Design Cfu, start of the top module:
module Cfu (
    input               cmd_valid,
    output              cmd_ready,
    input      [9:0]    cmd_payload_function_id,
    input      [31:0]   cmd_payload_inputs_0,
    input      [31:0]   cmd_payload_inputs_1,
    output reg          rsp_valid,
    input               rsp_ready,
    output reg [31:0]   rsp_payload_outputs_0,
    input               reset,
    input               clk
);
Size: about 14000 cells after synthesis, about 290 flip-flops, roughly 110 I/O pins.
clock: 20.0 ns
lec_check: 0
abc_area: 1
cap_margin: 20
cell_pad_in_sites_detail_placement: 1
cell_pad_in_sites_global_placement: 2
core_aspect_ratio: 0.63
core_margin: 10
core_utilization: 29
cts_cluster_size: 11
gpl_routability_driven: 0
gpl_timing_driven: 0
hold_slack_margin: 0.09
max_routing_layer: met4
min_routing_layer: met2
place_density_lb_addon: 0.18
setup_slack_margin: 4.05
slew_margin: 25
run.sh (not shown) runs the stock make flow with config.mk's settings and CLKGATE_MAP_FILE=.
The starting point failed in global routing (5_1_grt).
Next try:
ABC_AREA = unset   (was 1)
CELL_PAD_IN_SITES_DETAIL_PLACEMENT = unset   (was 1)
CELL_PAD_IN_SITES_GLOBAL_PLACEMENT = unset   (was 2)
CORE_ASPECT_RATIO = unset   (was 0.63)
CORE_MARGIN = 2   (was 10)
CORE_UTILIZATION = 66   (was 29)
CTS_CLUSTER_SIZE = unset   (was 11)
GPL_ROUTABILITY_DRIVEN = unset   (was 0)
GPL_TIMING_DRIVEN = unset   (was 0)
HOLD_SLACK_MARGIN = unset   (was 0.09)
MAX_ROUTING_LAYER = unset   (was met4)
MIN_ROUTING_LAYER = unset   (was met2)
PLACE_DENSITY_LB_ADDON = unset   (was 0.18)
SETUP_SLACK_MARGIN = unset   (was 4.05)
SLEW_MARGIN = 20   (was 25)
clock period = 15.6 ns   (was 20.0 ns; I/O delays follow)
The changed run reached the layout checks and failed them: negative setup slack.
Area after synthesis decreases by about 4.5%.
Die size decreases by 60%.
Synthesized cell count decreases by 18%.
Next try:
CORE_UTILIZATION = 57   (was 66)
clock period = 11.1 ns   (was 15.6 ns; I/O delays follow)
Outcome: The new run produced a layout that fails on negative setup slack. Total power rose by 54%. Clock skew rose by 0.012 ns. Combinational power rises by 55%. First-iteration DRC count goes down by 8.2%. Clock-buffer cell count shrinks by 1. Cell count came out higher by 3.6%. Via count goes up by 1.1%. Final area grows by 4.4%. Wire length rose by 9.7%. Setup slack loses 3.4 ns. Core utilization shrinks by 8.4 points.

* * *

Starting RTL as in the previous note.
==> flow/config.mk <==
export PLATFORM = sky130hd
export DESIGN_NAME = Cfu
export DESIGN_NICKNAME = Cfu
export VERILOG_FILES = /design/flow/design.v
export SDC_FILE = /design/flow/constraint.sdc
export NUM_CORES = 4
export LEC_CHECK = 0
export CAP_MARGIN = 30
export CELL_PAD_IN_SITES_DETAIL_PLACEMENT = 2
export CORE_MARGIN = 2
export CORE_UTILIZATION = 46
export CTS_CLUSTER_SIZE = 77
export GPL_TIMING_DRIVEN = 0
export MIN_ROUTING_LAYER = met2
export PLACE_DENSITY_LB_ADDON = 0.07
export SETUP_SLACK_MARGIN = 1.86
export SLEW_MARGIN = 20
==> flow/constraint.sdc <==
create_clock -name core_clock -period 12.3 [get_ports {clk}]
set_input_delay 2.4600 -clock core_clock [delete_from_list [all_inputs] [get_ports {clk}]]
set_output_delay 2.4600 -clock core_clock [all_outputs]
set_load 0.01 [all_outputs]
The starting point aborted during 5_1_grt on GRT-0116.
Edit:
Settings changed: CAP_MARGIN 30 to 20, CELL_PAD_IN_SITES_DETAIL_PLACEMENT 2 to default, CORE_UTILIZATION 46 to 72, CTS_CLUSTER_SIZE 77 to 10, GPL_TIMING_DRIVEN 0 to default, MIN_ROUTING_LAYER met2 to default, PLACE_DENSITY_LB_ADDON 0.07 to default, SETUP_SLACK_MARGIN 1.86 to default.
Clock period 12.3 ns to 7.8 ns, I/O delays scaled along.
The changed run stopped in 5_1_grt. Die area shrinks by 36%. Synthesized cell count stays the same. Area after synthesis stays the same.
Edit:
Settings changed: CORE_UTILIZATION 72 to 40, CTS_CLUSTER_SIZE 10 to default.
Clock period 7.8 ns to 20.0 ns, I/O delays scaled along.
Result: Now the flow finished clean; die size increases by 79%; synthesized cell count stays the same; synthesized area does not change.
Edit:
Settings changed: CAP_MARGIN 20 to 25, CORE_UTILIZATION 40 to 23, CTS_CLUSTER_SIZE from default to 11, HOLD_SLACK_MARGIN from default to -0.07, MAX_ROUTING_LAYER from default to met4, TNS_END_PERCENT from default to 50.
=>
- routed wire length is lower by about 2.7%
- worst hold slack hardly moves
- total power is lower by about 5%
- clock power is lower by 9.0%
- via count is lower by 1.9%
- clock-buffer cell count is lower by 1
- die size is higher by about 70%
- fmax barely changes
- sequential power barely changes
- worst setup slack is worse by 0.038 ns

* * *

Cfu again, from the RTL that the note above started with.
==> flow/design.v (excerpt) <==
module Cfu (
    input               cmd_valid,
    output              cmd_ready,
    input      [9:0]    cmd_payload_function_id,
    input      [31:0]   cmd_payload_inputs_0,
    input      [31:0]   cmd_payload_inputs_1,
    output reg          rsp_valid,
    input               rsp_ready,
    output reg [31:0]   rsp_payload_outputs_0,
    input               reset,
    input               clk
);
clock: 16.3 ns
lec_check: 0
abc_area: 1
cap_margin: 30
cell_pad_in_sites_detail_placement: 0
cell_pad_in_sites_global_placement: 2
core_margin: 2
core_utilization: 46
cts_cluster_size: 25
gpl_timing_driven: 0
max_routing_layer: met4
min_routing_layer: met2
place_density: 0.79
setup_slack_margin: -0.0
slew_margin: 20
The first run stopped in global routing (5_1_grt) (GRT-0116).
==> next run, changes <==
ABC_AREA = unset   (was 1)
CAP_MARGIN = 20   (was 30)
CELL_PAD_IN_SITES_DETAIL_PLACEMENT = unset   (was 0)
CELL_PAD_IN_SITES_GLOBAL_PLACEMENT = unset   (was 2)
CORE_UTILIZATION = 23   (was 46)
CTS_CLUSTER_SIZE = unset   (was 25)
GPL_TIMING_DRIVEN = unset   (was 0)
HOLD_SLACK_MARGIN = -0.06   (was unset)
MIN_ROUTING_LAYER = unset   (was met2)
PLACE_DENSITY = unset   (was 0.79)
SETUP_SLACK_MARGIN = unset   (was -0.0)
clock period = 20.0 ns   (was 16.3 ns; I/O delays follow)
Result:
- This time the run went through all stages and came out clean
- die size rises by 90%
- synthesized cell count shrinks by about 18%
- area after synthesis falls by 4.5%
==> next run, changes <==
CORE_UTILIZATION = 72   (was 23)
CTS_CLUSTER_SIZE = 99   (was unset)
HOLD_SLACK_MARGIN = unset   (was -0.06)
MAX_ROUTING_LAYER = unset   (was met4)
clock period = 15.6 ns   (was 20.0 ns; I/O delays follow)
What happened: With this change the flow did not get past global routing (5_1_grt) on GRT-0232; synthesized cell count does not change; area after synthesis does not change; die size goes down by 68%.
==> next run, changes <==
CORE_UTILIZATION = 71   (was 72)
CTS_CLUSTER_SIZE = 22   (was 99)
HOLD_SLACK_MARGIN = -0.05   (was unset)
MAX_ROUTING_LAYER = met4   (was unset)
MIN_ROUTING_LAYER = met1   (was unset)
SETUP_SLACK_MARGIN = 1.86   (was unset)
clock period = 18.0 ns   (was 15.6 ns; I/O delays follow)
With this change the flow went through all stages and came out clean; synthesized cell count does not change; die size grows by 1.4%; synthesized area stays the same.

* * *

run A:
The RTL this note starts from:
==> flow/design.v <==
module Cfu (
    input               cmd_valid,
    output              cmd_ready,
    input      [9:0]    cmd_payload_function_id,
    input      [31:0]   cmd_payload_inputs_0,
    input      [31:0]   cmd_payload_inputs_1,
    output reg          rsp_valid,
    input               rsp_ready,
    output reg [31:0]   rsp_payload_outputs_0,
    input               reset,
    input               clk
);
    reg signed [31:0] InputOffset, FilterOffset;
    reg signed [31:0] accumulator;  
    reg signed [31:0] acc0, acc1, acc2, acc3;
    reg [31:0] global_input;
    wire [31:0] simd_input = (cmd_payload_function_id[9:3] == 7'd0) ? cmd_payload_inputs_0 : global_input;
    wire [31:0] simd_filter = (cmd_payload_function_id[9:3] == 7'd0) ? cmd_payload_inputs_1 : cmd_payload_inputs_0;
    wire signed [31:0] prod_0, prod_1, prod_2, prod_3;
    assign prod_0 = ($signed(simd_input[7 : 0]) + InputOffset) * ($signed(simd_filter[7 : 0]) + FilterOffset);
    assign prod_1 = ($signed(simd_input[15: 8]) + InputOffset) * ($signed(simd_filter[15: 8]) + FilterOffset);
    assign prod_2 = ($signed(simd_input[23:16]) + InputOffset) * ($signed(simd_filter[23:16]) + FilterOffset);
    assign prod_3 = ($signed(simd_input[31:24]) + InputOffset) * ($signed(simd_filter[31:24]) + FilterOffset);
    wire signed [31:0] sum_prods;
    assign sum_prods = prod_0 + prod_1 + prod_2 + prod_3;
    assign cmd_ready = ~rsp_valid;
    always @(posedge clk) begin
        if (reset) begin
            rsp_payload_outputs_0 <= 32'b0;
            rsp_valid <= 1'b0;
            InputOffset <= 32'd0;
            FilterOffset <= 32'd0;
            accumulator <= 32'd0;
            acc0 <= 32'd0;
            acc1 <= 32'd0;
            acc2 <= 32'd0;
            acc3 <= 32'd0;
            global_input <= 32'd0;
        end else if (rsp_valid) begin
            if (rsp_ready) rsp_valid <= 1'b0;
        end else if (cmd_valid) begin
            rsp_valid <= 1'b1;
            case (cmd_payload_function_id[9:3])
                7'd0: begin
                    accumulator <= accumulator + sum_prods;
                    rsp_payload_outputs_0 <= accumulator;
                end
                7'd1: begin
                    accumulator <= 32'd0;
                    rsp_payload_outputs_0 <= 32'd0;
                end
                7'd2: begin
                    InputOffset <= $signed(cmd_payload_inputs_0);
                    rsp_payload_outputs_0 <= $signed(cmd_payload_inputs_0);
                end
                7'd3: begin
                    FilterOffset <= $signed(cmd_payload_inputs_0);
                    rsp_payload_outputs_0 <= $signed(cmd_payload_inputs_0);
                end
                7'd4: begin
                    rsp_payload_outputs_0 <= accumulator;
                end
                7'd5: begin
                    global_input <= cmd_payload_inputs_0;
                end
                7'd6: begin
                    acc0 <= acc0 + sum_prods;
                end
                7'd7: begin
                    acc1 <= acc1 + sum_prods;
                end
                7'd8: begin
                    acc2 <= acc2 + sum_prods;
                end
                7'd9: begin
                    acc3 <= acc3 + sum_prods;
                end
                7'd10: begin
                    acc0 <= 32'd0;
                    acc1 <= 32'd0;
                    acc2 <= 32'd0;
                    acc3 <= 32'd0;
                end
                7'd11: rsp_payload_outputs_0 <= acc0;
                7'd12: rsp_payload_outputs_0 <= acc1;
                7'd13: rsp_payload_outputs_0 <= acc2;
                7'd14: rsp_payload_outputs_0 <= acc3;
                default: rsp_payload_outputs_0 <= 32'b0;
            endcase
        end
    end
endmodule
==> flow/config.mk <==
export PLATFORM = sky130hd
export DESIGN_NAME = Cfu
export DESIGN_NICKNAME = Cfu
export VERILOG_FILES = /design/flow/design.v
export SDC_FILE = /design/flow/constraint.sdc
export NUM_CORES = 4
export LEC_CHECK = 0
export ABC_AREA = 1
export CAP_MARGIN = 20
export CORE_ASPECT_RATIO = 0.5
export CORE_MARGIN = 2
export CORE_UTILIZATION = 72
export CTS_CLUSTER_SIZE = 10
export PLACE_DENSITY = 0.37
export SLEW_MARGIN = 20
export TNS_END_PERCENT = 5
==> flow/constraint.sdc <==
create_clock -name core_clock -period 5.89 [get_ports {clk}]
set_input_delay 1.1780 -clock core_clock [delete_from_list [all_inputs] [get_ports {clk}]]
set_output_delay 1.1780 -clock core_clock [all_outputs]
set_load 0.01 [all_outputs]
Run A did not finish: a tool error stopped it during global routing.
> inputs changed (run A -> run B)
- TNS_END_PERCENT no longer set, was 5
- CORE_ASPECT_RATIO no longer set, was 0.5
- PLACE_DENSITY no longer set, was 0.37
- CTS_CLUSTER_SIZE now 99, was 10
- the clock period (ns, I/O delays scaled along) now 7.8, was 5.89
Findings:
- Run B did not run to completion, as it errored out during global routing.
- In terms of die area, run B and run A differ only marginally.
- Quantity of gates resized following cts: run B > run A
- Run A and run B ended up with roughly the same core outline area.
diff inputs: run B => run C
- CTS_CLUSTER_SIZE: 99 -> unset
- ABC_AREA: 1 -> unset
- CORE_UTILIZATION: 72 -> 40
- the clock period (ns, I/O delays scaled along): 7.8 -> 19.7
### Flow results
- Having completed the whole flow, run C delivered a layout that passed the timing, design-rule and antenna checks.
- Between run C and run B, the number of clock sinks seen by CTS figures differ only marginally.
- Compared with run B, run C shows a horizontal die size that is 31% higher.
- Re total I/O pin count: no difference whatsoever between run B and run C.
- Deepest level of the CTS H-tree: lower on run B
- | synthesized cell count | higher: run B |
- The final reports for run C and run B show xor/xnor share of the synthesized area higher in the former.
- Compare run C and run B | post-placement cell count lower: run C
diff inputs: run C => run D
- SETUP_SLACK_MARGIN newly set to 2.83
- PLACE_DENSITY_LB_ADDON newly set to 0.0
- CORE_UTILIZATION changed from 40 to 72
- CTS_CLUSTER_DIAMETER newly set to 350
- the clock period (ns, I/O delays scaled along) changed from 19.7 to 16.9
==> comparison <==
- Diff run C -> run D | sequential share of layout area | decrease of 0.22 points
- Run D: complete, dirty (setup timing)
- [diff] hold slack, run D relative to run C: improvement
- [run D] worst setup slack fell 490 ps relative to run C
- Compared with run C, run D shows critical path data arrival time lower by 2250 ps.
- Taking run D over run C, the number of antenna violations at the first check in global routing ratio works out to 1.6.
- NOTE total number of placement rows run C->run D decreased by more than a quarter

* * *

// Cfu: RTL as listed in full above, without the edits since
clock: 19.7 ns
lec_check: 0
cap_margin: 20
core_margin: 2
core_utilization: 54
slew_margin: 20
The first run passed the timing, design-rule and antenna checks.
Rerun with:
Settings changed: ABC_AREA set to 1, CORE_UTILIZATION 54 to 72, CTS_CLUSTER_SIZE set to 11, PLACE_DENSITY set to 0.37, TNS_END_PERCENT set to 5.
Clock period 19.7 ns to 8.04 ns, I/O delays scaled along.
What happened:
- This time the run ended with an error in global routing (5_1_grt)
- die area decreases by 21%
- synthesized area increases by 4.7%
- synthesized cell count increases by 21%
Rerun with:
Settings changed: CAP_MARGIN 20 to 0, CTS_CLUSTER_DIAMETER set to 320.
Effect: The new run failed in global routing (5_1_grt). Die size is unchanged. Area after synthesis is unchanged. Synthesized cell count does not change.
Rerun with:
Settings changed: CORE_ASPECT_RATIO set to 0.69, CTS_CLUSTER_DIAMETER 320 to not set.
The new run did not get past global routing (5_1_grt).
Synthesized cell count is unchanged.
Die size is about the same.
Synthesized area does not change.

* * *

== job 2989 ==
// Cfu: RTL as listed in full above, without the edits since
clock: 20.0 ns
lec_check: 0
abc_area: 1
cap_margin: 20
cell_pad_in_sites_detail_placement: 2
cell_pad_in_sites_global_placement: 2
core_margin: 10
core_utilization: 40
cts_cluster_size: 11
gpl_timing_driven: 0
max_routing_layer: met4
min_routing_layer: met2
setup_slack_margin: -1.75
slew_margin: 20
In the summary table, job 2989 is marked failed, with error GRT-0116 raised in 5_1_grt.
Input changes introduced in job 8267 (baseline for comparison: job 2989):
Settings: SETUP_SLACK_MARGIN now 4.05, was -1.75; SLEW_MARGIN now 25, was 20; CORE_UTILIZATION now 51, was 40.
Notes after the runs:
- Flow for job 8267 halted at 3_5_place_dp, error code DPL-0033.
- Re chip area from the yosys synthesis statistics: no difference whatsoever between job 2989 and job 8267.
- Across both runs, die width was lower for job 8267 than for job 2989.
- Going from job 2989 to job 8267, y dimension of the die went down; final weighted congestion in routability-driven placement went up; simple-gate portion of the synthesized area did not really move.
- Between job 8267 and job 2989, the difference in post-synthesis share of cell area spent on xor and xnor gates is negligible.
- Re post-synthesis net count: no difference whatsoever between job 2989 and job 8267.
- Job 8267 vs. job 2989: die area has decreased; summed instance area of the synthesized netlist roughly the same; quantity of I/O buffers inserted on ports level.
- Initial standard-cell utilization of the core delta for job 8267 relative to job 2989: 11 points higher
[inputs] job 4041 vs job 8267
Settings: setting HOLD_SLACK_MARGIN to -0.07 for the first time; changing SLEW_MARGIN from 25 to 20; removing GPL_TIMING_DRIVEN (formerly 0); removing MIN_ROUTING_LAYER (formerly met2); setting TNS_END_PERCENT to 50 for the first time; removing SETUP_SLACK_MARGIN (formerly 4.05); changing CELL_PAD_IN_SITES_GLOBAL_PLACEMENT from 2 to 1; changing CORE_UTILIZATION from 51 to 23; changing CAP_MARGIN from 20 to 25; setting CORE_ASPECT_RATIO to 1.07 for the first time; changing CELL_PAD_IN_SITES_DETAIL_PLACEMENT from 2 to 1; changing CORE_MARGIN from 10 to 2; removing ABC_AREA (formerly 1); setting GPL_ROUTABILITY_DRIVEN to 0 for the first time.
Results
Among job 8267 and job 4041, the run that stopped before the end is job 8267, and it is the only one.
Going from job 8267 to job 4041, yosys cell count shrinks by about 18%.
Job 4041 vs. job 8267: xor/xnor share of the synthesized area went up by 4.3 points.
Taking job 8267 as the reference, in job 4041 area after synthesis decreased 4500 um^2, number of nets at floorplan went down 15%.
Power is estimated from default activity; no workload was simulated.
